## flow/design.v

```verilog
module system_bus
	#(parameter DATA_WIDTH = 8, 
	parameter ADDR_WIDTH = 14, 
	parameter NO_OF_MASTER = 4, 
	parameter NO_OF_SLAVE = 8,
	parameter [NO_OF_SLAVE*ADDR_WIDTH-1:0] SLAVE_BASE_ADDR = {14'd10, 14'd20, 14'd30, 14'd40, 14'd50, 14'd60, 14'd70, 14'd80}, 
	parameter [NO_OF_SLAVE*ADDR_WIDTH-1:0] SLAVE_END_ADDR = {14'd19, 14'd29, 14'd39, 14'd49, 14'd59, 14'd69, 14'd79, 14'd89}
	) 
	(
	input clk,
	input reset_n,
	input [ADDR_WIDTH*NO_OF_MASTER-1:0]  addr_avm, 
	output [DATA_WIDTH*NO_OF_MASTER-1:0]  readdata_avm,
	input [DATA_WIDTH*NO_OF_MASTER-1:0]  writedata_avm, 
	input [NO_OF_MASTER-1:0]  readen_avm,
	input [NO_OF_MASTER-1:0]  writeen_avm,
	output [NO_OF_MASTER-1:0]  readvalid_avm,
	output [NO_OF_MASTER-1:0]  writevalid_avm,
	input [NO_OF_MASTER-1:0]  waitrequest_avm,
	input [4*NO_OF_MASTER-1:0]priority_no,
	output [ADDR_WIDTH*NO_OF_SLAVE-1:0]  addr_avs,
	input [DATA_WIDTH*NO_OF_SLAVE-1:0]  readdata_avs,
	output [DATA_WIDTH*NO_OF_SLAVE-1:0]  writedata_avs,
	output [NO_OF_SLAVE-1:0]  readen_avs,
	output [NO_OF_SLAVE-1:0]  writeen_avs,
	input [NO_OF_SLAVE-1:0]  readvalid_avs,
	input [NO_OF_SLAVE-1:0]  writevalid_avs,
	output reg [NO_OF_SLAVE-1:0]  waitrequest_avs
	);
	reg [NO_OF_MASTER-1:0] readen_avm_last, writeen_avm_last, readen_avm_reg, writeen_avm_reg;
	reg [NO_OF_MASTER-1:0]  readvalid_avm_reg, readvalid_avm_reg_out, writevalid_avm_reg_out;
	reg [DATA_WIDTH-1:0]  readdata_avm_reg [NO_OF_MASTER-1:0];
	reg [7:0] readvalid_avs_last, writevalid_avs_last;
	reg [DATA_WIDTH-1:0]  readdata_avs_reg [NO_OF_SLAVE-1:0];
	reg [NO_OF_SLAVE-1:0] readvalid_avs_reg;
	reg [NO_OF_SLAVE-1:0] writevalid_avs_reg;
	wire [NO_OF_SLAVE:0] readvalid_avs_reg_x = {1'b0, readvalid_avs_reg};
	wire [NO_OF_SLAVE:0] writevalid_avs_reg_x = {1'b0, writevalid_avs_reg};
	reg [ADDR_WIDTH-1:0] addr_avs_reg [NO_OF_SLAVE-1:0];
	reg [DATA_WIDTH-1:0]  writedata_avs_reg [NO_OF_SLAVE-1:0];
	reg [NO_OF_SLAVE-1:0]  readen_avs_reg, writeen_avs_reg, readen_avs_reg_out, writeen_avs_reg_out;
	wire [ADDR_WIDTH-1:0] addr_avm_wire [NO_OF_MASTER-1:0];
	wire [DATA_WIDTH-1:0] writedata_avm_wire [NO_OF_MASTER-1:0];
	wire [3:0] priority_wire [NO_OF_MASTER-1:0];
	wire [4*NO_OF_MASTER-1:0] priority_no_with_active;
	reg [7:0] free_slaves;
	reg [3:0] last_state_stage_1_2;
	reg [1:0] master_slave_mux_master;
	reg [7:0] slave_master_demux_slave;
	reg [3:0] counter_s_p_master [NO_OF_MASTER-1:0];
	reg [3:0] value_s_p_master [NO_OF_MASTER-1:0];
	reg [7:0] slave_en_flag;
	reg [4:0] s_p_conversion_counter;
	reg [4:0] s_p_conversion_value;
	reg [3:0] s_p_conversion_counter_4;
	reg [3:0] s_p_conversion_value_4;
	reg stage_2_state;
	reg stage_4_state;
	reg [DATA_WIDTH + 2 - 1:0] shift_reg_slave;
	reg [DATA_WIDTH + ADDR_WIDTH + 2-1:0] shift_reg_master;
	reg [3:0] master_enable;
	reg [7:0] last_state_stage_3_4;
	reg [7:0] last_state_stage_3_4_single;
	reg [7:0] slave_active_stage_3;
	wire [31:0] slave_master_priority;
	wire [31:0] slave_master_priority_with_active;
	wire [3:0] master_enable_wire;
	wire m2s_serial_bus,s2m_serial_bus;
	wire [7:0] master_corresponding_slave [3:0];
	wire [3:0] master_active_stage_1;
	reg [3:0] mux_demux_slave_corresponding_master [7:0] ;
	reg [1:0] mux_demux_slave_corresponding_master_2bit [7:0] ;
	reg [2:0] master_corresponding_slave_3bit [NO_OF_MASTER-1:0];
	reg [4:0] counter_s_p_slave [NO_OF_SLAVE-1:0];
	reg [4:0] value_s_p_slave [NO_OF_SLAVE-1:0];
	reg [1:0] state_master_interface [NO_OF_MASTER-1:0];
	reg [1:0] state_slave_interface [NO_OF_SLAVE-1:0];
	reg [7:0] slave_master_mux_slave;
	reg [3:0] slave_master_mux_slave_3b;
	reg [3:0] slave_master_mux_slave_3b_tem;
	reg [3:0] master_releaser_stage;
	reg [7:0] slave_releaser_stage;
	assign master_active_stage_1=(readen_avm_reg | writeen_avm_reg) & (~last_state_stage_1_2) & (~{((master_corresponding_slave[3] & free_slaves) == 8'b0),((master_corresponding_slave[2] & free_slaves) == 8'b0),((master_corresponding_slave[1] & free_slaves) == 8'b0),((master_corresponding_slave[0] & free_slaves) == 8'b0)});
	assign slave_master_priority={priority_wire[mux_demux_slave_corresponding_master_2bit[7]],priority_wire[mux_demux_slave_corresponding_master_2bit[6]],priority_wire[mux_demux_slave_corresponding_master_2bit[5]],priority_wire[mux_demux_slave_corresponding_master_2bit[4]],priority_wire[mux_demux_slave_corresponding_master_2bit[3]],priority_wire[mux_demux_slave_corresponding_master_2bit[2]],priority_wire[mux_demux_slave_corresponding_master_2bit[1]],priority_wire[mux_demux_slave_corresponding_master_2bit[0]]};
	assign readen_avs = readen_avs_reg_out;
	assign writeen_avs = writeen_avs_reg_out;
	assign readvalid_avm=readvalid_avm_reg_out;
	assign writevalid_avm=writevalid_avm_reg_out;
	assign master_enable_wire=master_enable;
	assign m2s_serial_bus=shift_reg_master[DATA_WIDTH + ADDR_WIDTH + 1];
	assign s2m_serial_bus=shift_reg_slave[DATA_WIDTH + 1];
	genvar i, j, k;
	generate
		for ( i=0;i<NO_OF_MASTER;i=i+1)  
			begin : VECTORIZE_INTERFACE_SIGNALS
				assign priority_wire[i]=priority_no[i*4+3:i*4];
				assign addr_avm_wire[i]=addr_avm[(i+1)*ADDR_WIDTH-1:i*ADDR_WIDTH];
				assign writedata_avm_wire[i]=writedata_avm[(i+1)*DATA_WIDTH-1:i*DATA_WIDTH];
			end
		for ( k=0;k<NO_OF_MASTER;k=k+1)  
			begin : ADDRESS_DECODING_0  
				for ( i=0;i<NO_OF_SLAVE;i=i+1)
					begin : ADDRESS_DECODING_1
						assign master_corresponding_slave[k][i]=(addr_avm[ADDR_WIDTH*k-1+ADDR_WIDTH:ADDR_WIDTH*k] >= SLAVE_BASE_ADDR[(i+1)*ADDR_WIDTH-1:i*ADDR_WIDTH])? ((addr_avm[ADDR_WIDTH*k-1+ADDR_WIDTH:ADDR_WIDTH*k] <= SLAVE_END_ADDR[(i+1)*ADDR_WIDTH-1:i*ADDR_WIDTH])? 1'b1:1'b0):1'b0 ;
					end
			end
		for ( i=0;i<NO_OF_MASTER;i=i+1)  
			begin : BIT_CONVERSION_8_3
				always @(*)
					begin
						case(master_corresponding_slave[i])
							8'b00000001:
								begin
									master_corresponding_slave_3bit[i]=3'b000;
								end
							8'b00000010:
								begin
									master_corresponding_slave_3bit[i]=3'b001;
								end
							8'b00000100:
								begin
									master_corresponding_slave_3bit[i]=3'b010;
								end
							8'b00001000:
								begin
									master_corresponding_slave_3bit[i]=3'b011;
								end
							8'b00010000:
								begin
									master_corresponding_slave_3bit[i]=3'b100;
								end
							8'b00100000:
								begin
									master_corresponding_slave_3bit[i]=3'b101;
								end
							8'b01000000:
								begin
									master_corresponding_slave_3bit[i]=3'b110;
								end
							8'b10000000:
								begin
									master_corresponding_slave_3bit[i]=3'b111;
								end
							default:
								begin
									master_corresponding_slave_3bit[i]=3'b00;
								end
						endcase
					end
			end
		for ( i=0;i<NO_OF_MASTER;i=i+1)  
			begin : IDENTIFY_MASTER_REQUEST_DECTING_WITH_EDGE
				always @(posedge clk or negedge reset_n)
					if (~reset_n)
						begin
							readen_avm_reg[i]<=1'b0;
							writeen_avm_reg[i]<=1'b0;
						end
					else
					begin
						case({((~readen_avm_last[i]) & readen_avm[i]), master_releaser_stage[i]})
							2'b10,2'b11:
								begin
									readen_avm_reg[i]<=1'b1;
								end
							2'b01:
								begin
									readen_avm_reg[i]<=1'b0;
								end
							2'b00:
								begin
									readen_avm_reg[i]<=readen_avm_reg[i];
								end
							default:
								begin
									readen_avm_reg[i]<=1'b0;
								end
						endcase
						case({((~writeen_avm_last[i]) & writeen_avm[i]), master_releaser_stage[i]})
							2'b10,2'b11:
								begin
									writeen_avm_reg[i]<=1'b1;
								end
							2'b01:
								begin
									writeen_avm_reg[i]<=1'b0;
								end
							2'b00:
								begin
									writeen_avm_reg[i]<=writeen_avm_reg[i];
								end
							default:
								begin
									writeen_avm_reg[i]<=1'b0;
								end
						endcase
					end
			end
		for ( i=0;i<NO_OF_SLAVE;i=i+1)  
			begin : BIT_CONVERSION_4_2
				always @(*)
					begin
						case(mux_demux_slave_corresponding_master[i])
							4'b0001:
								begin
									mux_demux_slave_corresponding_master_2bit[i]=2'b00;
								end
							4'b0010:
								begin
									mux_demux_slave_corresponding_master_2bit[i]=2'b01;
								end
							4'b0100:
								begin
									mux_demux_slave_corresponding_master_2bit[i]=2'b10;
								end
							4'b1000:
								begin
									mux_demux_slave_corresponding_master_2bit[i]=2'b11;
								end
							default:
								begin
									mux_demux_slave_corresponding_master_2bit[i]=2'b00;
								end
						endcase
					end
			end
		for ( i=0;i<NO_OF_MASTER;i=i+1)  
			begin : DETECT_MASTER_REQUESTS_WITH_PRIORITY
				assign priority_no_with_active[i*4]=priority_no[i*4] & master_active_stage_1[i];
				assign priority_no_with_active[i*4+1]=priority_no[i*4+1] & master_active_stage_1[i];
				assign priority_no_with_active[i*4+2]=priority_no[i*4+2] & master_active_stage_1[i];
				assign priority_no_with_active[i*4+3]=priority_no[i*4+3] & master_active_stage_1[i];
			end
		for ( i=0;i<NO_OF_SLAVE;i=i+1)  
			begin : DETECT_SLAVE_READY_WITH_PRIORITY
				assign slave_master_priority_with_active[i*4]=slave_master_priority[i*4] & slave_active_stage_3[i];
				assign slave_master_priority_with_active[i*4+1]=slave_master_priority[i*4+1] & slave_active_stage_3[i];
				assign slave_master_priority_with_active[i*4+2]=slave_master_priority[i*4+2] & slave_active_stage_3[i];
				assign slave_master_priority_with_active[i*4+3]=slave_master_priority[i*4+3] & slave_active_stage_3[i];
			end
		for (i=0;i<NO_OF_SLAVE;i=i+1)  
			begin : SAMPLE_DATA_FROM_SLAVE_INTERFACE
				assign writedata_avs[(i+1)*DATA_WIDTH-1:i*DATA_WIDTH] = writedata_avs_reg[i];
				assign addr_avs[(i+1)*ADDR_WIDTH-1:i*ADDR_WIDTH]=addr_avs_reg[i]-SLAVE_BASE_ADDR[i];
				always @(posedge clk or negedge reset_n)	
					begin
						if (~reset_n)
							begin
								readvalid_avs_reg[i]<=1'b0;
								writevalid_avs_reg[i]<=1'b0;
								readdata_avs_reg[i]<=8'b0;
								waitrequest_avs[i]<=1'b0;
							end
						else	
							begin
								case ({(readvalid_avs[i] & (~readvalid_avs_last[i])),(writevalid_avs[i] & (~writevalid_avs_last[i]))})
									2'b11:
										begin
											readvalid_avs_reg[i]<=readvalid_avs[i];
											writevalid_avs_reg[i]<=writevalid_avs[i];
											readdata_avs_reg[i]<=readdata_avs[i*8+7:i*8];
											waitrequest_avs[i]<=1'b1;
										end
									2'b10:
										begin
											readvalid_avs_reg[i]<=readvalid_avs[i];
											writevalid_avs_reg[i]<=writevalid_avs[i];
											readdata_avs_reg[i]<=readdata_avs[i*8+7:i*8];
											waitrequest_avs[i]<=1'b1;
										end
									2'b01:
										begin
											readvalid_avs_reg[i]<=readvalid_avs[i];
											writevalid_avs_reg[i]<=writevalid_avs[i];
											readdata_avs_reg[i]<=readdata_avs_reg[i];
											waitrequest_avs[i]<=1'b1;
										end
									2'b00:
										begin
											readvalid_avs_reg[i]<=readvalid_avs_reg[i];
											writevalid_avs_reg[i]<=writevalid_avs_reg[i];
											readdata_avs_reg[i]<=readdata_avs_reg[i];
											waitrequest_avs[i]<=1'b0;
										end
									default:
										begin
											readvalid_avs_reg[i]<=1'b0;
											writevalid_avs_reg[i]<=1'b0;
											readdata_avs_reg[i]<=8'b0;
											waitrequest_avs[i]<=1'b0;
										end
								endcase
							end
					end
			end
		for (j=0;j<NO_OF_SLAVE;j=j+1)  
			begin : SERIAL_TO_PARALLEL_CONVERSION_AT_SLAVE_INTERFACES
				always @(posedge clk or negedge reset_n) 
					begin
						if(~reset_n)
							begin
								counter_s_p_slave[j]<=5'b0;
								value_s_p_slave[j]<=5'b0;	
								state_slave_interface[j]<=2'b0;
								writeen_avs_reg[j] <= 1'b0;
								readen_avs_reg[j] <= 1'b0;
								addr_avs_reg[j]<={ADDR_WIDTH{1'b0}};
								writedata_avs_reg[j]<=8'b0;
								writeen_avs_reg_out[j]<=1'b0;
								readen_avs_reg_out[j] <=1'b0;
							end
						else	
							begin
								case(state_slave_interface[j])
									2'b0:
										begin
											writeen_avs_reg[j] <= writeen_avs_reg[j];
											counter_s_p_slave[j]<=5'b0;
											writedata_avs_reg[j]<=writedata_avs_reg[j];
											addr_avs_reg[j]<=addr_avs_reg[j];
											value_s_p_slave[j]<=value_s_p_slave[j];
											if (slave_en_flag[j])
												begin
													state_slave_interface[j] <=2'b1;
													readen_avs_reg[j] <= m2s_serial_bus;
												end
											else
												begin
													state_slave_interface[j] <=2'b0;
													readen_avs_reg[j] <= 1'b0;
												end
											if (writeen_avs_reg_out[j] & writevalid_avs[j])
												begin
													writeen_avs_reg_out[j]<=1'b0;
												end
											else
												begin
													writeen_avs_reg_out[j]<=writeen_avs_reg_out[j];
												end
											if (readen_avs_reg_out[j] & readvalid_avs[j])
												begin
													readen_avs_reg_out[j] <=1'b0;
												end
											else
												begin
													readen_avs_reg_out[j] <=readen_avs_reg_out[j];
												end		
										end
									2'b01:
										begin
											writeen_avs_reg[j] <= m2s_serial_bus;
											readen_avs_reg[j] <= readen_avs_reg[j];			
											counter_s_p_slave[j]<=5'b0;
											state_slave_interface[j] <=2'b10;			
											writedata_avs_reg[j]<=writedata_avs_reg[j];
											addr_avs_reg[j]<=addr_avs_reg[j];			
											if(readen_avs_reg[j])
												begin
													value_s_p_slave[j]<=ADDR_WIDTH-1'b1;
												end
											else
												begin
													value_s_p_slave[j]<=ADDR_WIDTH+DATA_WIDTH-1'b1;
												end
											if (writeen_avs_reg_out[j] & writevalid_avs[j])
												begin
													writeen_avs_reg_out[j]<=1'b0;
												end
											else
												begin
													writeen_avs_reg_out[j]<=writeen_avs_reg_out[j];
												end
											if (readen_avs_reg_out[j] & readvalid_avs[j])
												begin
													readen_avs_reg_out[j] <=1'b0;
												end
											else
												begin
													readen_avs_reg_out[j] <=readen_avs_reg_out[j];
												end
										end
									2'b10:
										begin
											writeen_avs_reg[j] <= writeen_avs_reg[j];
											readen_avs_reg[j] <= readen_avs_reg[j];
											value_s_p_slave[j]<=value_s_p_slave[j];
											writedata_avs_reg[j]<={writedata_avs_reg[j],addr_avs_reg[j][ADDR_WIDTH-1]};			
											addr_avs_reg[j]<={addr_avs_reg[j],m2s_serial_bus};			
										if(value_s_p_slave[j] == counter_s_p_slave[j] )
											begin
												counter_s_p_slave[j]<=5'd0;
												writeen_avs_reg_out[j]<=writeen_avs_reg[j];
												readen_avs_reg_out[j] <= readen_avs_reg[j];
												state_slave_interface[j] <=2'b0;
											end
										else			
											begin
												counter_s_p_slave[j]<=counter_s_p_slave[j]+5'd1;
												writeen_avs_reg_out[j]<=writeen_avs_reg_out[j];
												readen_avs_reg_out[j] <=readen_avs_reg_out[j];
												state_slave_interface[j] <=2'b10;
											end					
										end
									default:
										begin
											counter_s_p_slave[j]<=5'b0;
											value_s_p_slave[j]<=5'b0;	
											state_slave_interface[j]<=2'b0;
											writeen_avs_reg[j] <= 1'b0;
											readen_avs_reg[j] <= 1'b0;
											addr_avs_reg[j]<={ADDR_WIDTH{1'b0}};
											writedata_avs_reg[j]<=8'b0;
											writeen_avs_reg_out[j]<=1'b0;
											readen_avs_reg_out[j] <=1'b0;
										end		
								endcase
							end
					end
		end
		for (j=0;j<NO_OF_MASTER;j=j+1) 
			begin : SERIAL_TO_PARALLEL_CONVERSION_AT_MASTER_INTERFACES
				assign readdata_avm[(j+1)*DATA_WIDTH-1:j*DATA_WIDTH]=readdata_avm_reg[j];
				always @(posedge clk or negedge reset_n) 
					begin
						if(~reset_n)
							begin
								counter_s_p_master[j]<=4'b0;
								value_s_p_master[j]<=4'b0;	
								state_master_interface[j]<=2'b0;
								readdata_avm_reg[j] <= 8'b0;
								readvalid_avm_reg[j] <= 1'b0;
								readvalid_avm_reg_out[j] <= 1'b0;
								writevalid_avm_reg_out[j] <= 1'b0;
							end
						else	
							begin
								case(state_master_interface[j])
									2'b0:
										begin
											counter_s_p_master[j]<=4'b0;
											value_s_p_master[j]<=value_s_p_master[j];
											readdata_avm_reg[j] <= readdata_avm_reg[j];
											if (master_enable_wire[j])
												begin
													state_master_interface[j] <=2'b1;
												end
											else
												begin
													state_master_interface[j] <=2'b0;
												end
											casex({master_enable_wire[j],(readen_avm[j] | writeen_avm[j] | waitrequest_avm[j])})
												2'b1x:
													begin
														readvalid_avm_reg[j] <= s2m_serial_bus;
														readvalid_avm_reg_out[j] <= 1'b0;
														writevalid_avm_reg_out[j] <= 1'b0;
													end
												2'b01:
													begin
														readvalid_avm_reg[j] <= readvalid_avm_reg[j];
														readvalid_avm_reg_out[j] <= readvalid_avm_reg_out[j];
														writevalid_avm_reg_out[j] <= writevalid_avm_reg_out[j];
													end
												2'b00:
													begin
														readvalid_avm_reg[j] <= 1'b0;
														readvalid_avm_reg_out[j] <= 1'b0;
														writevalid_avm_reg_out[j] <= 1'b0;
													end
												default:
													begin
														readvalid_avm_reg[j] <= 1'b0;
														readvalid_avm_reg_out[j] <= 1'b0;
														writevalid_avm_reg_out[j] <= 1'b0;
													end
											endcase
										end
									2'b01:
										begin
											counter_s_p_master[j]<=4'b0;
											readvalid_avm_reg[j] <= readvalid_avm_reg[j];
											if(readvalid_avm_reg[j])
												begin
													value_s_p_master[j]<=DATA_WIDTH-1'b1;
													state_master_interface[j] <=2'b10;
													writevalid_avm_reg_out[j] <= s2m_serial_bus;
												end
											else													
												begin
													value_s_p_master[j]<=4'd0;
													state_master_interface[j] <=2'b0;
													writevalid_avm_reg_out[j] <= s2m_serial_bus;
												end
											readvalid_avm_reg_out[j] <= 1'b0;
											readdata_avm_reg[j] <= readdata_avm_reg[j];
										end
									2'b10:
										begin
											value_s_p_master[j]<=value_s_p_master[j];
											readvalid_avm_reg[j] <= readvalid_avm_reg[j];
											readdata_avm_reg[j] <= {readdata_avm_reg[j],s2m_serial_bus}; 
											writevalid_avm_reg_out[j] <= 1'b0;
											if(value_s_p_master[j] == counter_s_p_master[j] )
												begin
													counter_s_p_master[j]<=4'd0;
													readvalid_avm_reg_out[j] <= readvalid_avm_reg[j];
													state_master_interface[j] <=2'b0;
												end
											else
												begin
													counter_s_p_master[j]<=counter_s_p_master[j]+4'd1;
													readvalid_avm_reg_out[j] <= 1'b0;
													state_master_interface[j] <=2'b10;
												end	
										end
									default:
										begin
											readdata_avm_reg[j] <= 8'b0;
											counter_s_p_master[j]<=4'b0;
											value_s_p_master[j]<=4'b0;	
											state_master_interface[j]<=2'b0;
											readvalid_avm_reg[j] <= 1'b0;
											readvalid_avm_reg_out[j] <= 1'b0;
											writevalid_avm_reg_out[j] <= 1'b0;
										end
								endcase
							end
					end
		end
	endgenerate
	always @(posedge clk or negedge reset_n)
		begin
			if(~reset_n)
				begin
					readvalid_avs_last<=8'b0;
					writevalid_avs_last<=8'b0;
					readen_avm_last<=8'b0;
					writeen_avm_last<=8'b0;
				end
			else
				begin
					readvalid_avs_last<=readvalid_avs;
					writevalid_avs_last<=writevalid_avs;
					readen_avm_last<=readen_avm;
					writeen_avm_last<=writeen_avm;
				end
		end
	always @(posedge clk or negedge reset_n) 
		begin
			if (~reset_n)
				begin
					master_slave_mux_master <=2'b0;
					slave_master_demux_slave<=8'b0;
					mux_demux_slave_corresponding_master[0] <= 4'b0;
					mux_demux_slave_corresponding_master[1] <= 4'b0;
					mux_demux_slave_corresponding_master[2] <= 4'b0;
					mux_demux_slave_corresponding_master[3] <= 4'b0;
					mux_demux_slave_corresponding_master[4] <= 4'b0;
					mux_demux_slave_corresponding_master[5] <= 4'b0;
					mux_demux_slave_corresponding_master[6] <= 4'b0;
					mux_demux_slave_corresponding_master[7] <= 4'b0;
				end
			else
				begin      
					casex({priority_no_with_active}) 
						16'b1000xxxxxxxxxxxx:
							begin
								master_slave_mux_master <=2'b11;
								slave_master_demux_slave<=master_corresponding_slave[3];
								mux_demux_slave_corresponding_master[master_corresponding_slave_3bit[3]] <= 4'b1000; 
							end
						16'b0xxx1000xxxxxxxx:
							begin
								master_slave_mux_master <=2'b10;
								slave_master_demux_slave<=master_corresponding_slave[2];
								mux_demux_slave_corresponding_master[master_corresponding_slave_3bit[2]] <= 4'b0100;
							end
						16'b0xxx0xxx1000xxxx:
							begin
								master_slave_mux_master <=2'b01;
								slave_master_demux_slave<=master_corresponding_slave[1];
								mux_demux_slave_corresponding_master[master_corresponding_slave_3bit[1]] <= 4'b0010;
							end
						16'b0xxx0xxx0xxx1000:
							begin
								master_slave_mux_master <=2'b0;
								slave_master_demux_slave<=master_corresponding_slave[0];
								mux_demux_slave_corresponding_master[master_corresponding_slave_3bit[0]] <= 4'b0001;
							end
						16'b01000xxx0xxx0xxx:
							begin
								master_slave_mux_master <=2'b11;
								slave_master_demux_slave<=master_corresponding_slave[3];
								mux_demux_slave_corresponding_master[master_corresponding_slave_3bit[3]] <= 4'b1000;
							end
						16'b00xx01000xxx0xxx:
							begin
								master_slave_mux_master <=2'b10;
								slave_master_demux_slave<=master_corresponding_slave[2];
								mux_demux_slave_corresponding_master[master_corresponding_slave_3bit[2]] <= 4'b0100;
							end
						16'b00xx00xx01000xxx:
							begin
								master_slave_mux_master <=2'b01;
								slave_master_demux_slave<=master_corresponding_slave[1];
								mux_demux_slave_corresponding_master[master_corresponding_slave_3bit[1]] <= 4'b0010;
							end
						16'b00xx00xx00xx0100:
							begin
								master_slave_mux_master <=2'b0;
								slave_master_demux_slave<=master_corresponding_slave[0];
								mux_demux_slave_corresponding_master[master_corresponding_slave_3bit[0]] <= 4'b0001;
							end
						16'b001000xx00xx00xx:
							begin
								master_slave_mux_master <=2'b11;
								slave_master_demux_slave<=master_corresponding_slave[3];
								mux_demux_slave_corresponding_master[master_corresponding_slave_3bit[3]] <= 4'b1000;
							end
						16'b000x001000xx00xx:
							begin
								master_slave_mux_master <=2'b10;
								slave_master_demux_slave<=master_corresponding_slave[2];
								mux_demux_slave_corresponding_master[master_corresponding_slave_3bit[2]] <= 4'b0100;
							end
						16'b000x000x001000xx:
							begin
								master_slave_mux_master <=2'b01;
								slave_master_demux_slave<=master_corresponding_slave[1];
								mux_demux_slave_corresponding_master[master_corresponding_slave_3bit[1]] <= 4'b0010;
							end
						16'b000x000x000x0010:
							begin
								master_slave_mux_master <=2'b0;
								slave_master_demux_slave<=master_corresponding_slave[0];
								mux_demux_slave_corresponding_master[master_corresponding_slave_3bit[0]] <= 4'b0001;
							end
						16'b0001000x000x000x:
							begin
								master_slave_mux_master <=2'b11;
								slave_master_demux_slave<=master_corresponding_slave[3];
								mux_demux_slave_corresponding_master[master_corresponding_slave_3bit[3]] <= 4'b1000;
							end
						16'b00000001000x000x:
							begin
								master_slave_mux_master <=2'b10;
								slave_master_demux_slave<=master_corresponding_slave[2];
								mux_demux_slave_corresponding_master[master_corresponding_slave_3bit[2]] <= 4'b0100;
							end
						16'b000000000001000x:
							begin
								master_slave_mux_master <=2'b01;  
								slave_master_demux_slave<=master_corresponding_slave[1];
								mux_demux_slave_corresponding_master[master_corresponding_slave_3bit[1]] <= 4'b0010;
							end
						16'b0000000000000001:
							begin
								master_slave_mux_master <=2'b0;
								slave_master_demux_slave<=master_corresponding_slave[0];
								mux_demux_slave_corresponding_master[master_corresponding_slave_3bit[0]] <= 4'b0001;
							end
						default:
							begin
								master_slave_mux_master <=2'b0;
								slave_master_demux_slave<=8'b0;
							end
					endcase
				end
		end
	always @(posedge clk or negedge reset_n) 
		begin
			if(~reset_n)
				begin
					slave_en_flag <= 8'b0;
					s_p_conversion_counter <= 5'b0;
					s_p_conversion_value<=5'b0;
					shift_reg_master<={(DATA_WIDTH+ADDR_WIDTH+2){1'b0}};
					last_state_stage_1_2<=4'b0;
					stage_2_state<=1'b0;
					free_slaves<=8'hff;
				end
			else
				begin
					case(stage_2_state)
						1'b0:  
							begin
								s_p_conversion_counter <= 5'b0;
								if (writeen_avm[master_slave_mux_master])
									begin
										s_p_conversion_value <= DATA_WIDTH+ADDR_WIDTH+1'b1; 
										shift_reg_master <= {readen_avm[master_slave_mux_master],writeen_avm[master_slave_mux_master] ,writedata_avm_wire[master_slave_mux_master], addr_avm_wire[master_slave_mux_master]};
									end
								else
									begin
										s_p_conversion_value <= ADDR_WIDTH+1'b1;
										shift_reg_master <= {readen_avm[master_slave_mux_master],writeen_avm[master_slave_mux_master] , addr_avm_wire[master_slave_mux_master], {DATA_WIDTH{1'b0}}};
									end
								if(slave_master_demux_slave!=8'b0)  
									begin 
										slave_en_flag <= slave_master_demux_slave;
										last_state_stage_1_2 <= (last_state_stage_1_2 ^ master_releaser_stage) | (1'b1 << master_slave_mux_master);
										stage_2_state <= 1'b1;
										free_slaves <= ((free_slaves|slave_releaser_stage) ^ slave_master_demux_slave);
									end
								else
									begin
										slave_en_flag<=8'b0;
										stage_2_state <= stage_2_state;
										last_state_stage_1_2 <= (last_state_stage_1_2 ^ master_releaser_stage);
										free_slaves <=(free_slaves|slave_releaser_stage);
									end
							end
						1'b1:
							begin
								s_p_conversion_value<=s_p_conversion_value;  
								slave_en_flag<=8'b0;
								last_state_stage_1_2 <= (last_state_stage_1_2 ^ master_releaser_stage);
								free_slaves<=(free_slaves|slave_releaser_stage);
								shift_reg_master<= {shift_reg_master[DATA_WIDTH+ADDR_WIDTH:0],1'b0};
								if(s_p_conversion_counter == s_p_conversion_value)
									begin
										stage_2_state <= 1'b0;
										s_p_conversion_counter <= 5'b0;
									end
								else
									begin
										stage_2_state <= stage_2_state;
										s_p_conversion_counter <= s_p_conversion_counter + 5'b1;
									end
							end
						default:
							begin
								slave_en_flag <= 8'b0;
								s_p_conversion_counter <= 5'b0;
								s_p_conversion_value<=5'b0;
								shift_reg_master<={(DATA_WIDTH+ADDR_WIDTH+2){1'b0}};
								last_state_stage_1_2<=4'b0;
								stage_2_state<=1'b0;
								free_slaves<=8'hff;
							end
					endcase
				end
		end
	always @(posedge clk or negedge reset_n)
		begin 
			if (~reset_n)
				begin
					slave_active_stage_3<=8'b0;
				end
			else
				begin
					slave_active_stage_3<=(slave_active_stage_3|(((~readvalid_avs_last) & readvalid_avs) |  ((~writevalid_avs_last) & writevalid_avs))) & (~last_state_stage_3_4);
				end
		end
	always @(posedge clk or negedge reset_n) 
		begin
			if (~reset_n)
				begin
					slave_master_mux_slave<=8'b0;
					slave_master_mux_slave_3b <= 4'b0;
				end
			else
				begin          
					if ((slave_master_priority_with_active & 32'b11110000000000000000000000000000) == 32'b10000000000000000000000000000000)
						begin
							slave_master_mux_slave<=8'b10000000; slave_master_mux_slave_3b <= 4'b111;
						end
					else if ((slave_master_priority_with_active & 32'b10001111000000000000000000000000) == 32'b00001000000000000000000000000000)
						begin
							slave_master_mux_slave<=8'b01000000; slave_master_mux_slave_3b <= 4'b110;
						end
					else if ((slave_master_priority_with_active & 32'b10001000111100000000000000000000) == 32'b00000000100000000000000000000000)
						begin
							slave_master_mux_slave<=8'b00100000; slave_master_mux_slave_3b <= 4'b101;
						end
					else if ((slave_master_priority_with_active & 32'b10001000100011110000000000000000) == 32'b00000000000010000000000000000000)
						begin
							slave_master_mux_slave<=8'b00010000; slave_master_mux_slave_3b <= 4'b100;
						end
					else if ((slave_master_priority_with_active & 32'b10001000100010001111000000000000) == 32'b00000000000000001000000000000000)
						begin
							slave_master_mux_slave<=8'b00001000; slave_master_mux_slave_3b <= 4'b011;
						end
					else if ((slave_master_priority_with_active & 32'b10001000100010001000111100000000) == 32'b00000000000000000000100000000000)
						begin
							slave_master_mux_slave<=8'b00000100; slave_master_mux_slave_3b <= 4'b010;
						end
					else if ((slave_master_priority_with_active & 32'b10001000100010001000100011110000) == 32'b00000000000000000000000010000000)
						begin
							slave_master_mux_slave<=8'b00000010; slave_master_mux_slave_3b <= 4'b001;
						end
					else if ((slave_master_priority_with_active & 32'b10001000100010001000100010001111) == 32'b00000000000000000000000000001000)
						begin
							slave_master_mux_slave<=8'b00000001; slave_master_mux_slave_3b <= 4'b000;
						end
					else if ((slave_master_priority_with_active & 32'b11111000100010001000100010001000) == 32'b01000000000000000000000000000000)
						begin
							slave_master_mux_slave<=8'b10000000; slave_master_mux_slave_3b <= 4'b111;
						end
					else if ((slave_master_priority_with_active & 32'b11001111100010001000100010001000) == 32'b00000100000000000000000000000000)
						begin
							slave_master_mux_slave<=8'b01000000; slave_master_mux_slave_3b <= 4'b110;
						end
					else if ((slave_master_priority_with_active & 32'b11001100111110001000100010001000) == 32'b00000000010000000000000000000000)
						begin
							slave_master_mux_slave<=8'b00100000; slave_master_mux_slave_3b <= 4'b101;
						end
					else if ((slave_master_priority_with_active & 32'b11001100110011111000100010001000) == 32'b00000000000001000000000000000000)
						begin
							slave_master_mux_slave<=8'b00010000; slave_master_mux_slave_3b <= 4'b100;
						end
					else if ((slave_master_priority_with_active & 32'b11001100110011001111100010001000) == 32'b00000000000000000100000000000000)
						begin
							slave_master_mux_slave<=8'b00001000; slave_master_mux_slave_3b <= 4'b011;
						end
					else if ((slave_master_priority_with_active & 32'b11001100110011001100111110001000) == 32'b00000000000000000000010000000000)
						begin
							slave_master_mux_slave<=8'b00000100; slave_master_mux_slave_3b <= 4'b010;
						end
					else if ((slave_master_priority_with_active & 32'b11001100110011001100110011111000) == 32'b00000000000000000000000001000000)
						begin
							slave_master_mux_slave<=8'b00000010; slave_master_mux_slave_3b <= 4'b001;
						end
					else if ((slave_master_priority_with_active & 32'b11001100110011001100110011001111) == 32'b00000000000000000000000000000100)
						begin
							slave_master_mux_slave<=8'b00000001; slave_master_mux_slave_3b <= 4'b000;
						end
					else if ((slave_master_priority_with_active & 32'b11111100110011001100110011001100) == 32'b00100000000000000000000000000000)
						begin
							slave_master_mux_slave<=8'b10000000; slave_master_mux_slave_3b <= 4'b111;
						end
					else if ((slave_master_priority_with_active & 32'b11101111110011001100110011001100) == 32'b00000010000000000000000000000000)
						begin
							slave_master_mux_slave<=8'b01000000; slave_master_mux_slave_3b <= 4'b110;
						end
					else if ((slave_master_priority_with_active & 32'b11101110111111001100110011001100) == 32'b00000000001000000000000000000000)
						begin
							slave_master_mux_slave<=8'b00100000; slave_master_mux_slave_3b <= 4'b101;
						end
					else if ((slave_master_priority_with_active & 32'b11101110111011111100110011001100) == 32'b00000000000000100000000000000000)
						begin
							slave_master_mux_slave<=8'b00010000; slave_master_mux_slave_3b <= 4'b100;
						end
					else if ((slave_master_priority_with_active & 32'b11101110111011101111110011001100) == 32'b00000000000000000010000000000000)
						begin
							slave_master_mux_slave<=8'b00001000; slave_master_mux_slave_3b <= 4'b011;
						end
					else if ((slave_master_priority_with_active & 32'b11101110111011101110111111001100) == 32'b00000000000000000000001000000000)
						begin
							slave_master_mux_slave<=8'b00000100; slave_master_mux_slave_3b <= 4'b010;
						end
					else if ((slave_master_priority_with_active & 32'b11101110111011101110111011111100) == 32'b00000000000000000000000000100000)
						begin
							slave_master_mux_slave<=8'b00000010; slave_master_mux_slave_3b <= 4'b001;
						end
					else if ((slave_master_priority_with_active & 32'b11101110111011101110111011101111) == 32'b00000000000000000000000000000010)
						begin
							slave_master_mux_slave<=8'b00000001; slave_master_mux_slave_3b <= 4'b000;
						end
					else if ((slave_master_priority_with_active & 32'b11111110111011101110111011101110) == 32'b00010000000000000000000000000000)
						begin
							slave_master_mux_slave<=8'b10000000; slave_master_mux_slave_3b <= 4'b111;
						end
					else if ((slave_master_priority_with_active & 32'b11111111111011101110111011101110) == 32'b00000001000000000000000000000000)
						begin
							slave_master_mux_slave<=8'b01000000; slave_master_mux_slave_3b <= 4'b110;
						end
					else if ((slave_master_priority_with_active & 32'b11111111111111101110111011101110) == 32'b00000000000100000000000000000000)
						begin
							slave_master_mux_slave<=8'b00100000; slave_master_mux_slave_3b <= 4'b101;
						end
					else if ((slave_master_priority_with_active & 32'b11111111111111111110111011101110) == 32'b00000000000000010000000000000000)
						begin
							slave_master_mux_slave<=8'b00010000; slave_master_mux_slave_3b <= 4'b100;
						end
					else if ((slave_master_priority_with_active & 32'b11111111111111111111111011101110) == 32'b00000000000000000001000000000000)
						begin
							slave_master_mux_slave<=8'b00001000; slave_master_mux_slave_3b <= 4'b011;
						end
					else if ((slave_master_priority_with_active & 32'b11111111111111111111111111101110) == 32'b00000000000000000000000100000000)
						begin
							slave_master_mux_slave<=8'b00000100; slave_master_mux_slave_3b <= 4'b010;
						end
					else if ((slave_master_priority_with_active & 32'b11111111111111111111111111111110) == 32'b00000000000000000000000000010000)
						begin
							slave_master_mux_slave<=8'b00000010; slave_master_mux_slave_3b <= 4'b001;
						end
					else if ((slave_master_priority_with_active & 32'b11111111111111111111111111111111) == 32'b00000000000000000000000000000001)
						begin
							slave_master_mux_slave<=8'b00000001; slave_master_mux_slave_3b <= 4'b000;
						end
					else
						begin
							slave_master_mux_slave<=8'b0; slave_master_mux_slave_3b <= 4'b1000;
						end
				end
		end
	always @(posedge clk or negedge reset_n) 
		begin
			if(!reset_n)
				begin
					s_p_conversion_counter_4 <= 4'b0;
					s_p_conversion_value_4 <= 4'b0;
					stage_4_state <= 1'b0;
					shift_reg_slave <= {(DATA_WIDTH + 2){1'b0}}; 
					last_state_stage_3_4<=8'b0;
					last_state_stage_3_4_single<=8'b0;
					master_enable<=4'b0;
					slave_master_mux_slave_3b_tem<=4'b0;
				end
			else
				begin
					case(stage_4_state)
						1'b0:
							begin
								last_state_stage_3_4_single<=8'b0;
								s_p_conversion_counter_4 <= 4'b0;
								if (readvalid_avs_reg_x[slave_master_mux_slave_3b])
									begin
										shift_reg_slave <= {readvalid_avs_reg_x[slave_master_mux_slave_3b], writevalid_avs_reg_x[slave_master_mux_slave_3b], readdata_avs_reg[slave_master_mux_slave_3b]};
										s_p_conversion_value_4 <= DATA_WIDTH+1'b1;
									end
								else
									begin
										shift_reg_slave <= {readvalid_avs_reg_x[slave_master_mux_slave_3b], writevalid_avs_reg_x[slave_master_mux_slave_3b],{DATA_WIDTH{1'b0}}};
										s_p_conversion_value_4 <= 4'd1;
									end
								if(slave_master_mux_slave!=8'b0)
									begin
										stage_4_state <= 1'b1;
										last_state_stage_3_4<=(last_state_stage_3_4^slave_releaser_stage)| (1'b1 << slave_master_mux_slave_3b);
										master_enable<=mux_demux_slave_corresponding_master[slave_master_mux_slave_3b];
									end
								else
									begin
										stage_4_state <= stage_4_state;
										last_state_stage_3_4<=(last_state_stage_3_4^slave_releaser_stage);
										master_enable<=4'b0;
									end
								slave_master_mux_slave_3b_tem<=slave_master_mux_slave_3b;
							end
						1'b1:
							begin
								slave_master_mux_slave_3b_tem<=slave_master_mux_slave_3b_tem;
								master_enable<=4'b0;
								shift_reg_slave[DATA_WIDTH + 1:0] <= {shift_reg_slave[DATA_WIDTH:0],1'b0};
								last_state_stage_3_4<=(last_state_stage_3_4^slave_releaser_stage);
								if(s_p_conversion_counter_4 == s_p_conversion_value_4)
									begin
										stage_4_state <= 1'b0;
										s_p_conversion_counter_4 <= 4'b0;
										last_state_stage_3_4_single<=(1'b1 << slave_master_mux_slave_3b_tem);
									end
								else
									begin
										stage_4_state <= stage_4_state;
										s_p_conversion_counter_4 <= s_p_conversion_counter_4 + 4'b1;
										last_state_stage_3_4_single<=8'b0;
									end
							end
					endcase
				end
		end
		always @(posedge clk or negedge reset_n)  
			begin
				if (~reset_n)
					begin
						master_releaser_stage<=4'b0;
						slave_releaser_stage<=8'b0;
					end
				else
					begin
						case(last_state_stage_3_4_single)
							8'b10000000:
								begin
									master_releaser_stage<=mux_demux_slave_corresponding_master[7];
									slave_releaser_stage<=8'b10000000;
								end
							8'b01000000:
								begin
									master_releaser_stage<=mux_demux_slave_corresponding_master[6];
									slave_releaser_stage<=8'b01000000;
								end
							8'b00100000:
								begin
									master_releaser_stage<=mux_demux_slave_corresponding_master[5];
									slave_releaser_stage<=8'b00100000;
								end
							8'b00010000:
								begin
									master_releaser_stage<=mux_demux_slave_corresponding_master[4];
									slave_releaser_stage<=8'b00010000;
								end
							8'b00001000:
								begin
									master_releaser_stage<=mux_demux_slave_corresponding_master[3];
									slave_releaser_stage<=8'b00001000;
								end
							8'b00000100:
								begin
									master_releaser_stage<=mux_demux_slave_corresponding_master[2];
									slave_releaser_stage<=8'b00000100;
								end
							8'b00000010:
								begin
									master_releaser_stage<=mux_demux_slave_corresponding_master[1];
									slave_releaser_stage<=8'b00000010;
								end
							8'b00000001:
								begin
									master_releaser_stage<=mux_demux_slave_corresponding_master[0];
									slave_releaser_stage<=8'b00000001;
								end
							default:
								begin
									master_releaser_stage<=4'b0;
									slave_releaser_stage<=8'b0;
								end
						endcase		
					end
			end
endmodule
```

## flow/config.mk

```make
export PLATFORM = sky130hd
export DESIGN_NAME = system_bus
export DESIGN_NICKNAME = system_bus
export VERILOG_FILES = /design/flow/design.v
export SDC_FILE = /design/flow/constraint.sdc
export NUM_CORES = 4
export LEC_CHECK = 0
export CAP_MARGIN = 20
export CORE_MARGIN = 2
export CORE_UTILIZATION = 52
export PLACE_DENSITY = 0.6
export SLEW_MARGIN = 20
```

## flow/run.sh

```bash
#!/bin/bash
# the make line also repeats each setting of config.mk as NAME=value (left out here)
make -C /OpenROAD-flow-scripts/flow DESIGN_CONFIG=/design/flow/config.mk WORK_HOME=/design/flow/orfs CLKGATE_MAP_FILE= finish
```

## flow/constraint.sdc

```tcl
create_clock -name core_clock -period 3.07 [get_ports {clk}]
set_input_delay 0.6140 -clock core_clock [delete_from_list [all_inputs] [get_ports {clk}]]
set_output_delay 0.6140 -clock core_clock [all_outputs]
set_load 0.01 [all_outputs]
```

==> results.cfg, run 1 <==
; yosys + openroad results
[layout]
syn2layout_area_growth_pct = 36.91
fin_area_mm2 = 0.04365
nets = 4420
fin_util_pct = 72.19

[timing]
setup_viol = 46
tightest_slew_ns = 1.033
setup-tns-final_ns = -9.373
finClkSkew_ns = 0.01599
fmax_mhz = 292.8
period_needed_ns = 3.415
fin_ws_ns = -0.3449
rsz0062_at_grt = true
hold_viol = 0
finalClockPeriodUsage_pct = 111.2
relSlewSlack_pct = 31.13
whs_ns = 0.4286
maxSlewViolCount = 0

[logic_synthesis]
ys_chip_area_mm2 = 0.03188
syn_inst = 3423
synthSimpleGateAreaFrac_pct = 24.99
synth_top_area_share_pct = 50.23
yosys-top-cells-count = nand2_1 (845), dfrtp_1 (640), nand3_1 (265), nor2_1 (223), o21ai_0 (172)
synthMuxAreaShare_pct = 3.967
ys.flops = 660
ys_types = 101
synth_seq_share_pct = 51.88
synthXorXnorAreaFrac_pct = 2.939
synth.most_common_cell = nand2_1
yosysTopAreaCell = dfrtp_1
yosys_warnings = 14
topCellsByArea = dfrtp_1 (50%), nand2_1 (9.9%), nand3_1 (4.2%)
edf_count = 0
synthArstFlopShare_pct = 100.0
syn_area_per_cell_um2 = 9.315
ys_dominant_reg_cell = dfrtp_1
ys_cells = 3423
ys_top_logic_family = simple AND/OR/NAND/NOR gates
aoi_share_pct = 12.16
syn-num-nets = 3637
fa_ha_area_share_pct = 0.6279
synth_area_mm2 = 0.03188

[floorplanning]
fp.dieArea_mm2 = 0.06331
die_x_um = 251.6
rows = 90
die_height_um = 251.6
fp-utilization_pct = 52.73
coreArea_mm2 = 0.06047
io_pins = 438

[routing]
via_per_inst = 5.775
drt-pass1-iter-count = 8
routedWlPerCell_um = 20.32
wl_met3_mm = 5.814
drt_iter0_drc = 2511
num_vias = 29150
highest_layer = met5
drc_errors = 0
routed_wl_mm = 102.6
wl_met1_mm = 42.27
drtAntennaViolNets = 0
met2_length_mm = 51.04

[global_routing]
grt_max_degree = 98
grt-ovfl-total = 0
antenna_found_initial = 5
grt_pass1_wl_mm = 159.3
grt_util_all_layers_pct = 31.84
grt_pass1_vias = 28800

[place]
io_buffers = 437
post_dp_cell_area_mm2 = 0.03991
dpl.hpwl_mm = 76.27
place.gp.congestion = 0.9517

[worst_setup_path]
endpoint = mux_demux_slave_corresponding_master[7][2]
r2r-end = mux_demux_slave_corresponding_master[7][2]
crit_buf_inv = 4
regToRegSetupSlack_ns = -0.34
crit_fanout = 6
critPathKind = reg -> reg
critPathLaunch = free_slaves[5]
r2r-start = free_slaves[5]
worstSetupPathDepth = 14
crit_slowest_cell = dfstp_2
crit_arrival_ns = 3.91
worstSetupStartpointType = register
cp-end-kind = register
worstPathRequired_ns = 3.56
crit_family = AND-OR/OR-AND gates
slowest_delay_ns = 0.41
cp_cell_sequence = nor4bb_4 > a32o_1 > a2111o_1 > o31a_1 > a32oi_2 > buf_4 > o2111ai_2 > o32a_1 > buf_4 > a2bb2oi_2 > buf_6 > buf_6 > o211a_4 > a22o_1
reg2regPathDepth = 14

[run_status]
status = finished with violations
violations = negative setup slack

[cts]
cts_root_buf = clkbuf_16
cts_tree = yes
cts.htree.levels = 3
insertion_delay_ns = 0.62
clockBufferDepth = 3
cts_buffers = 70
clock_sinks = 660
clkTransAtPathRegs_ns = 0.06

[pwr]
power.density_mw_per_mm2 = 539.0
p_switching_mw = 6.818
clockPowerShare_pct = 37.9
total_leakage_power_nw = 20.70
power.total_mw = 23.53
p_sw_share_pct = 28.97
p_comb_mw = 4.62
internal_power_mw = 16.71
p_comb_share_pct = 19.6
clock_power_mw = 8.91
p_seq_share_pct = 42.5
power.group.top = sequential cells
vdd_drop_max_v = 0.0004513
p_seq_mw = 10.0

[worst_hold_path]
holdPathEnd = readen_avm_reg[0]
hold_class = reg -> reg
min_from = readen_avm_last[0]
min_path_cells = 1

[run]
tool_warnings = 30
cap_viol_max_count = 0
area by class of cell:
type	instances	area (µm²)
Sequential cell	660	16550
Multi-Input combinational cell	2487	15200
Clock inverter	35	470.5
Tap cell	782	978.4
Antenna cell	4	10.01
Inverter	93	351.6
Fill cell	4475	16820
Clock buffer	92	1976
Timing Repair Buffer	894	8108
routing by layer:
| layer | track usage (%) | vias up |
|---|---|---|
| met5 | 0 | - |
| li1 | - | 13440 |
| met4 | 10.39 | 2 |
| met3 | 4.395 | 225 |
| met2 | 54.18 | 1048 |
| met1 | 42.26 | 14440 |
repair_timing:
item	4_1_cts	5_1_grt
resized	174	90
cloned	1	0
endpoints found under the hold margin	36	0
hold buffers	1	0
endpoints found under the setup margin	68	61
pin swaps	56	46
buffers inserted	24	31
stage by stage:
step,cells,worst slack (ns)
after floorplan,3423,-0.2736
after global placement,4863,-1.240
after detailed placement,4863,-1.235
after CTS,5016,-0.2669
after global routing,5045,-0.3982
final,5047,-0.3449
==> run 2, diff against run 1 <==
Settings changed: CORE_UTILIZATION 52 to 40, SETUP_SLACK_MARGIN set to 0.19.
Clock period 3.07 ns to 5.19 ns, I/O delays scaled along.
==> run 2 against run 1 <==
Now clean on timing, DRC and antenna. Combinational power fell by 55%. Sequential power fell by 41%. Cell count fell by 2.7%. Critical path type is now in -> reg. Register-to-register slack improved by 1.7 ns. Clock skew rose by 0.020 ns. Clock power fell by about 40%. Total power fell by 43%. Via count fell by 9.2%. Design area fell by 8.8%. Flip-flop count did not move.
==> results.cfg, run 2 <==
; yosys + openroad results
[worst_setup_path]
worstSetupStartpointType = input port
r2r-end = mux_demux_slave_corresponding_master[3][2]
endpoint = mux_demux_slave_corresponding_master[2][3]
worstSetupPathDepth = 12
worstPathRequired_ns = 5.73
crit_family = simple AND/OR/NAND/NOR gates
cp_cell_sequence = clkdlybuf4s50_1 > nor4_1 > nand2_1 > nor2_1 > a311oi_1 > a21boi_0 > nor2_1 > a21oi_1 > o22ai_1 > and2_1 > nor4_2 > a21o_1
r2r-start = free_slaves[6]
regToRegSetupSlack_ns = 1.33
reg2regPathDepth = 11
crit_fanout = 8
critPathLaunch = addr_avm[10]
slowest_delay_ns = 0.76
crit_buf_inv = 1
crit_slowest_cell = nor4_1
critPathKind = in -> reg
cpMostUsedCell = nor2_1
crit_arrival_ns = 4.97
cp-end-kind = register

[global_routing]
grt_util_all_layers_pct = 22.95
antenna_found_initial = 4
grt_pass1_wl_mm = 149.5
grt_pass1_vias = 25710
grt_max_degree = 107
grt-ovfl-total = 0

[pwr]
total_leakage_power_nw = 18.43
p_sw_share_pct = 28.87
p_comb_share_pct = 15.4
vdd_drop_max_v = 0.0002360
p_switching_mw = 3.869
internal_power_mw = 9.530
p_seq_share_pct = 44.4
p_seq_mw = 5.95
clock_power_mw = 5.38
p_comb_mw = 2.07
power.density_mw_per_mm2 = 336.5
clockPowerShare_pct = 40.1
power.group.top = sequential cells

[logic_synthesis]
synthXorXnorAreaFrac_pct = 2.939
yosys-top-cells-count = nand2_1 (845), dfrtp_1 (640), nand3_1 (265), nor2_1 (223), o21ai_0 (172)
yosysTopAreaCell = dfrtp_1
synthMuxAreaShare_pct = 3.967
synthSimpleGateAreaFrac_pct = 24.99
syn_area_per_cell_um2 = 9.315
synth_seq_share_pct = 51.88
ys.flops = 660
yosys_warnings = 14
fa_ha_area_share_pct = 0.6279
synthArstFlopShare_pct = 100.0
topCellsByArea = dfrtp_1 (50%), nand2_1 (9.9%), nand3_1 (4.2%)
ys_cells = 3423
ys_chip_area_mm2 = 0.03188
ys_top_logic_family = simple AND/OR/NAND/NOR gates
synth_top_area_share_pct = 50.23
synth.most_common_cell = nand2_1
syn-num-nets = 3637
aoi_share_pct = 12.16
edf_count = 0
synth_area_mm2 = 0.03188
syn_inst = 3423
ys_types = 101
ys_dominant_reg_cell = dfrtp_1

[floorplanning]
coreArea_mm2 = 0.07900
fp.dieArea_mm2 = 0.08198
rows = 103
fp-utilization_pct = 40.36
die_height_um = 286.3
die_x_um = 286.3
io_pins = 438

[worst_hold_path]
min_from = slave_en_flag[3]
hold_class = reg -> reg
holdPathEnd = state_slave_interface[3][0]
min_path_cells = 1

[cts]
clockBufferDepth = 3
post_cts_buffers = 0
cts.htree.levels = 3
postCtsHoldBufs = 0
insertion_delay_ns = 0.62
clkTransAtPathRegs_ns = 0.06
clock_sinks = 660
cts_buffers = 74
cts_root_buf = clkbuf_16
cts_resized = 0
cts_tree = yes

[routing]
drt-pass1-iter-count = 7
met2_length_mm = 44.84
drc_errors = 0
via_per_inst = 5.387
routed_wl_mm = 95.31
highest_layer = met5
drt_iter0_drc = 2005
num_vias = 26470
drtAntennaViolNets = 0
wl_met3_mm = 5.269
routedWlPerCell_um = 19.40
wl_met1_mm = 42.50

[layout]
nets = 4019
syn2layout_area_growth_pct = 24.89

[timing]
setup-tns-final_ns = 0
setup_viol = 0
relSlewSlack_pct = 27.91
finClkSkew_ns = 0.03563
tightest_slew_ns = 1.081
period_needed_ns = 4.426
hold_viol = 0
maxSlewViolCount = 0
rsz0062_at_grt = false
whs_ns = 0.4114
fmax_mhz = 225.9
finalClockPeriodUsage_pct = 85.29
fin_ws_ns = 0.7637

[run]
cap_viol_max_count = 0
tool_warnings = 30

[place]
dpl.hpwl_mm = 69.75
pre_cts_ws_ns = 0.2486
io_buffers = 437
place.gp.congestion = 0.9269

[run_status]
status = finished clean
[run 2: through the flow]
step / power [mW] / cell area (µm²) / instances / utilization, %
floorplan: 7.148 / 31880 / 3423 / -
global placement: 8.077 / 37320 / 4779 / 47.24
detailed placement: 8.089 / 37320 / 4779 / 47.24
CTS: 13.52 / 39820 / 4911 / 50.40
global route: 13.99 / 39820 / 4913 / 50.41
finish: 13.40 / 39820 / 4913 / 50.41
[run 2: final cells by class]
type / instances / area [µm²]
Timing Repair Buffer: 489 / 4857
Inverter: 93 / 349.1
Fill cell: 7321 / 39180
Tap cell: 1050 / 1314
Antenna cell: 2 / 5.005
Clock inverter: 22 / 320.3
Multi-Input combinational cell: 2487 / 14250
Clock buffer: 110 / 2180
Sequential cell: 660 / 16540
[run 2: layer usage]
layer  track usage, %  vias up
met5                0        -
met4            7.147        4
met3            3.855      173
met2            36.91      813
met1            31.78    12850
li1                 -    12630
==> run 3, diff against run 2 <==
Settings changed: CORE_UTILIZATION 40 to 63, CTS_CLUSTER_SIZE set to 29, PLACE_DENSITY 0.6 to 0.65, SETUP_SLACK_MARGIN 0.19 to -0.19, SLEW_MARGIN 20 to 30.
Clock period 5.19 ns to 2.92 ns, I/O delays scaled along.
==> run 3 against run 2 <==
The layout now fails its checks (negative setup slack). Wire length rose by 39%. Highest routed layer unchanged. Via count rose by 28%. Critical endpoint is now slave_master_mux_slave_3b[3]. Combinational power rose to 2.7 times the previous value.
==> results.cfg, run 3 <==
; yosys + openroad results
[run_status]
status = finished with violations
violations = negative setup slack

[logic_synthesis]
synthMuxAreaShare_pct = 3.967
synth_seq_share_pct = 51.88
synth_area_mm2 = 0.03188
ys_chip_area_mm2 = 0.03188
yosysTopAreaCell = dfrtp_1
yosys_warnings = 14
syn-num-nets = 3637
ys_dominant_reg_cell = dfrtp_1
aoi_share_pct = 12.16
synthSimpleGateAreaFrac_pct = 24.99
ys_cells = 3423
synthXorXnorAreaFrac_pct = 2.939
ys_top_logic_family = simple AND/OR/NAND/NOR gates
yosys-top-cells-count = nand2_1 (845), dfrtp_1 (640), nand3_1 (265), nor2_1 (223), o21ai_0 (172)
ys.flops = 660
synth_top_area_share_pct = 50.23
edf_count = 0
fa_ha_area_share_pct = 0.6279
synth.most_common_cell = nand2_1
topCellsByArea = dfrtp_1 (50%), nand2_1 (9.9%), nand3_1 (4.2%)
syn_area_per_cell_um2 = 9.315
ys_types = 101
synthArstFlopShare_pct = 100.0
syn_inst = 3423

[layout]
nets = 4424
syn2layout_area_growth_pct = 36.31
fin_area_mm2 = 0.04346
comb_area_mm2 = 0.01535
fillers = 2334
seq_area_mm2 = 0.01656

[cts]
insertion_delay_ns = 0.63
clockBufferDepth = 3
cts_buffers = 67
postCtsHoldBufs = 0
cts.htree.levels = 3
cts_root_buf = clkbuf_16
clkTransAtPathRegs_ns = 0.07
clock_sinks = 660
cts_tree = yes

[pwr]
clockPowerShare_pct = 35.5
total_leakage_power_nw = 20.65
clock_power_mw = 8.95
p_switching_mw = 8.109
power.group.top = sequential cells
p_seq_mw = 10.6
p_comb_share_pct = 22.4
vdd_drop_max_v = 0.0006248
p_comb_mw = 5.65
internal_power_mw = 17.09
p_seq_share_pct = 42.1
p_sw_share_pct = 32.18
power.density_mw_per_mm2 = 579.8

[routing]
drc_errors = 0
drt-pass1-iter-count = 16
drt_iter0_drc = 5313
routed_wl_mm = 132.3
routedWlPerCell_um = 26.73
num_vias = 33880
via_per_inst = 6.842
drtAntennaViolNets = 0

[place]
dpl.hpwl_mm = 79.20
post_dp_cell_area_mm2 = 0.03983
io_buffers = 437
place.gp.congestion = 0.9878
pre_cts_ws_ns = -1.337

[worst_setup_path]
crit_slowest_cell = a222oi_1
r2r-end = slave_master_mux_slave_3b[3]
r2r-start = mux_demux_slave_corresponding_master[1][1]
crit_family = simple AND/OR/NAND/NOR gates
slowest_delay_ns = 0.53
crit_arrival_ns = 3.93
endpoint = slave_master_mux_slave_3b[3]
critPathKind = reg -> reg
worstSetupStartpointType = register
critPathLaunch = mux_demux_slave_corresponding_master[1][1]
cp_cell_sequence = nor2b_2 > a22o_1 > a222oi_1 > nand2b_1 > or3b_4 > nor4_4 > buf_4 > and3_2 > a31oi_1 > a22oi_2 > nor2_1 > nor4b_2
reg2regPathDepth = 12
crit_buf_inv = 1
worstPathRequired_ns = 3.43
regToRegSetupSlack_ns = -0.50
cp-end-kind = register
crit_fanout = 6
worstSetupPathDepth = 12

[timing]
fmax_mhz = 292.5
relSlewSlack_pct = 34.75
finClkSkew_ns = 0.02234
hold_viol = 0
period_needed_ns = 3.419
rsz0062_at_grt = true
fin_ws_ns = -0.4991
setup_viol = 65
finalClockPeriodUsage_pct = 117.1
maxSlewViolCount = 0
tightest_slew_ns = 0.9541

[run]
tool_warnings = 33
cap_viol_max_count = 0

[floorplanning]
die_x_um = 229.0
fp.dieArea_mm2 = 0.05243
die_height_um = 229.0
fp-utilization_pct = 63.68
rows = 82
io_pins = 438
coreArea_mm2 = 0.05007

[global_routing]
grt-ovfl-total = 0
antenna_found_initial = 23
grt_util_all_layers_pct = 47.22
grt_pass1_wl_mm = 192.5
grt_pass1_vias = 33570
grt_max_degree = 86

[worst_hold_path]
hold_class = in -> async
==> run 3: cell type report <==
type	instances	share of cell area (%)
flip-flops and latches	660	38.11
multi-input cells	2488	35.33
repair buffers	900	18.71
clock buffers	100	4.451
well taps	672	1.935
inverters	93	0.8089
clock inverters	20	0.5614
diodes	18	0.1036
==> run 3: per-stage QoR <==
step | hold WS, ns | util (%) | cells | total power [mW] | setup TNS (ns)
CTS | 0.06651 | 85.99 | 4917 | 24.11 | -10.34
floorplan | 0.2884 | - | 3423 | 12.74 | -8.630
detailed placement | 0.4119 | 79.56 | 4763 | 15.13 | -59.48
finish | 0.05433 | 86.81 | 4951 | 25.20 | -14.37
global route | 0.09531 | 86.78 | 4946 | 25.70 | -18.99
global placement | 0.4004 | 79.56 | 4763 | 14.96 | -58.00
==> run 3: timing repair <==
item | 4_1_cts | 5_1_grt
endpoints found under the setup margin | 63 | 59
setup buffers | 60 | 20
gates resized | 226 | 75
pin swaps | 70 | 33
cloned | 2 | 0
==> run 3: routing by layer <==
metal,vias up,track usage [%],part of all wire [%]
li1,13450,-,-
met1,16050,55.37,33
met2,3256,75.82,45
met3,1108,12.92,12
met4,8,32.81,10
met5,-,0,0.039
==> run 4, diff against run 3 <==
Settings changed: CAP_MARGIN 20 to 25, CELL_PAD_IN_SITES_DETAIL_PLACEMENT set to 0, CELL_PAD_IN_SITES_GLOBAL_PLACEMENT set to 0, CORE_ASPECT_RATIO set to 0.85, CORE_UTILIZATION 63 to 72, CTS_CLUSTER_DIAMETER set to 360, CTS_CLUSTER_SIZE 29 to 44, PLACE_DENSITY 0.65 to not set, PLACE_DENSITY_LB_ADDON set to 0.3, SETUP_SLACK_MARGIN -0.19 to 0.82, SLEW_MARGIN 30 to 15.
Clock period 2.92 ns to 3.13 ns, I/O delays scaled along.
==> run 4 against run 3 <==
The flow now stops in global routing (5_1_grt). Area after synthesis unchanged. Die area down 12%. Synthesized cell count stayed put.
==> results.cfg, run 4 <==
; physical design summary
[logic_synthesis]
topCellsByArea = dfrtp_1 (50%), nand2_1 (9.9%), nand3_1 (4.2%)
synthMuxAreaShare_pct = 3.967
ys.flops = 660
synth.most_common_cell = nand2_1
aoi_share_pct = 12.16
edf_count = 0
syn_inst = 3423
ys_cells = 3423
syn-num-nets = 3637
synth_area_mm2 = 0.03188
yosys-top-cells-count = nand2_1 (845), dfrtp_1 (640), nand3_1 (265), nor2_1 (223), o21ai_0 (172)
fa_ha_area_share_pct = 0.6279
yosysTopAreaCell = dfrtp_1
synthArstFlopShare_pct = 100.0
ys_types = 101
ys_top_logic_family = simple AND/OR/NAND/NOR gates
ys_chip_area_mm2 = 0.03188
synthXorXnorAreaFrac_pct = 2.939
synth_top_area_share_pct = 50.23
synth_seq_share_pct = 51.88
ys_dominant_reg_cell = dfrtp_1
synthSimpleGateAreaFrac_pct = 24.99
yosys_warnings = 14
syn_area_per_cell_um2 = 9.315

[place]
dpl.hpwl_mm = 78.55
place.gp.congestion = 1.200
pre_cts_ws_ns = -1.149
post_dp_cell_area_mm2 = 0.03881
io_buffers = 437

[floorplanning]
die_x_um = 232.3
rows = 71
fp-utilization_pct = 72.51
fp.dieArea_mm2 = 0.04599
die_height_um = 198.0
io_pins = 438
coreArea_mm2 = 0.04397

[cts]
cts_root_buf = clkbuf_16
cts.htree.levels = 1
postCtsHoldBufs = 0
clock_sinks = 660
clockBufferDepth = 3
cts_buffers = 18

[global_routing]
grt_util_all_layers_pct = 85.37
grt-ovfl-total = 593

[run_status]
status = stopped before the end
stop_stage = global routing (5_1_grt)
toolErrorMsg = [ERROR GRT-0232] Routing congestion too high. Check the congestion heatmap in the GUI.
## run 4: what timing repair did
item                                    in CTS
resized                                    389
endpoints found under the setup margin      92
endpoints found under the hold margin        0
buffers inserted                            77
pin swaps                                   96
## run 4: metal layers
| layer | track usage (%) | GRT overflow |
|---|---|---|
| met2 | 98.96 | 316 |
| met4 | 85.00 | 189 |
| met3 | 74.32 | 44 |
| met5 | 53.34 | 6 |
| met1 | 83.83 | 38 |
## run 4: through the flow
step                setup TNS, ns  cells  hold slack, ns
CTS                       -0.2774   4667         0.05010
detailed placement         -45.63   4560          0.4080
global placement           -36.47   4559          0.3951
floorplan                  -2.700   3423          0.3304
==> run 5, diff against run 4 <==
Settings changed: ABC_AREA set to 1, CAP_MARGIN 25 to 20, CELL_PAD_IN_SITES_DETAIL_PLACEMENT 0 to not set, CELL_PAD_IN_SITES_GLOBAL_PLACEMENT 0 to not set, CORE_ASPECT_RATIO 0.85 to not set, CTS_CLUSTER_DIAMETER 360 to 396, CTS_CLUSTER_SIZE 44 to 99, PLACE_DENSITY set to 0.37, PLACE_DENSITY_LB_ADDON 0.3 to not set, SETUP_SLACK_MARGIN 0.82 to 0.47, SLEW_MARGIN 15 to 20, TNS_END_PERCENT set to 5.
Clock period 3.13 ns to 3.51 ns, I/O delays scaled along.
==> run 5 against run 4 <==
The run again fails in global routing (5_1_grt). Area after synthesis rose by 6.2%. Synthesized cell count rose by 21%. Die area up 6.0%.
==> results.cfg, run 5 <==
; physical design summary
[floorplanning]
fp.dieArea_mm2 = 0.04877
die_height_um = 220.8
io_pins = 438
rows = 79
die_x_um = 220.8
coreArea_mm2 = 0.04646
fp-utilization_pct = 72.87

[logic_synthesis]
synthXorXnorAreaFrac_pct = 2.406
ys_cells = 4150
synth_seq_share_pct = 48.86
syn_inst = 4150
aoi_share_pct = 12.23
syn-num-nets = 4364
edf_count = 0
syn_area_per_cell_um2 = 8.157
synthArstFlopShare_pct = 100.0
yosys-top-cells-count = nand2_1 (704), dfrtp_1 (640), inv_1 (523), nor2_1 (460), nand3_1 (380)
ys_dominant_reg_cell = dfrtp_1
ys_top_logic_family = simple AND/OR/NAND/NOR gates
synthMuxAreaShare_pct = 1.597
yosysTopAreaCell = dfrtp_1
topCellsByArea = dfrtp_1 (47%), nand2_1 (7.8%), inv_1 (5.8%)
synth_area_mm2 = 0.03385
ys_types = 64
synth.most_common_cell = nand2_1
synth_top_area_share_pct = 47.31
fa_ha_area_share_pct = 0.5914
yosys_warnings = 14
ys_chip_area_mm2 = 0.03385
synthSimpleGateAreaFrac_pct = 26.30
ys.flops = 660

[cts]
postCtsHoldBufs = 0
cts_buffers = 10
cts.htree.levels = 1
clock_sinks = 660
clockBufferDepth = 3
cts_root_buf = clkbuf_16

[place]
pre_cts_ws_ns = -0.2555
dpl.hpwl_mm = 93.47
post_dp_cell_area_mm2 = 0.04075
place.gp.congestion = 1.062
io_buffers = 437

[run_status]
status = stopped before the end
stop_stage = global routing (5_1_grt)
## run 5: repair_timing
| action | 4_1_cts |
|---|---|
| pin swaps | 11 |
| setup buffers | 22 |
| resized | 54 |
| endpoints found under the setup margin | 22 |
## run 5: through the flow
step / util [%] / cells / setup TNS, ns
2_1_floorplan: - / 4150 / 0
3_3_place_gp: 87.71 / 5346 / -3.821
3_5_place_dp: 87.71 / 5346 / -6.106
4_1_cts: 89.00 / 5384 / 0
Power figures rest on the tool's default switching activity, not on a simulated workload.
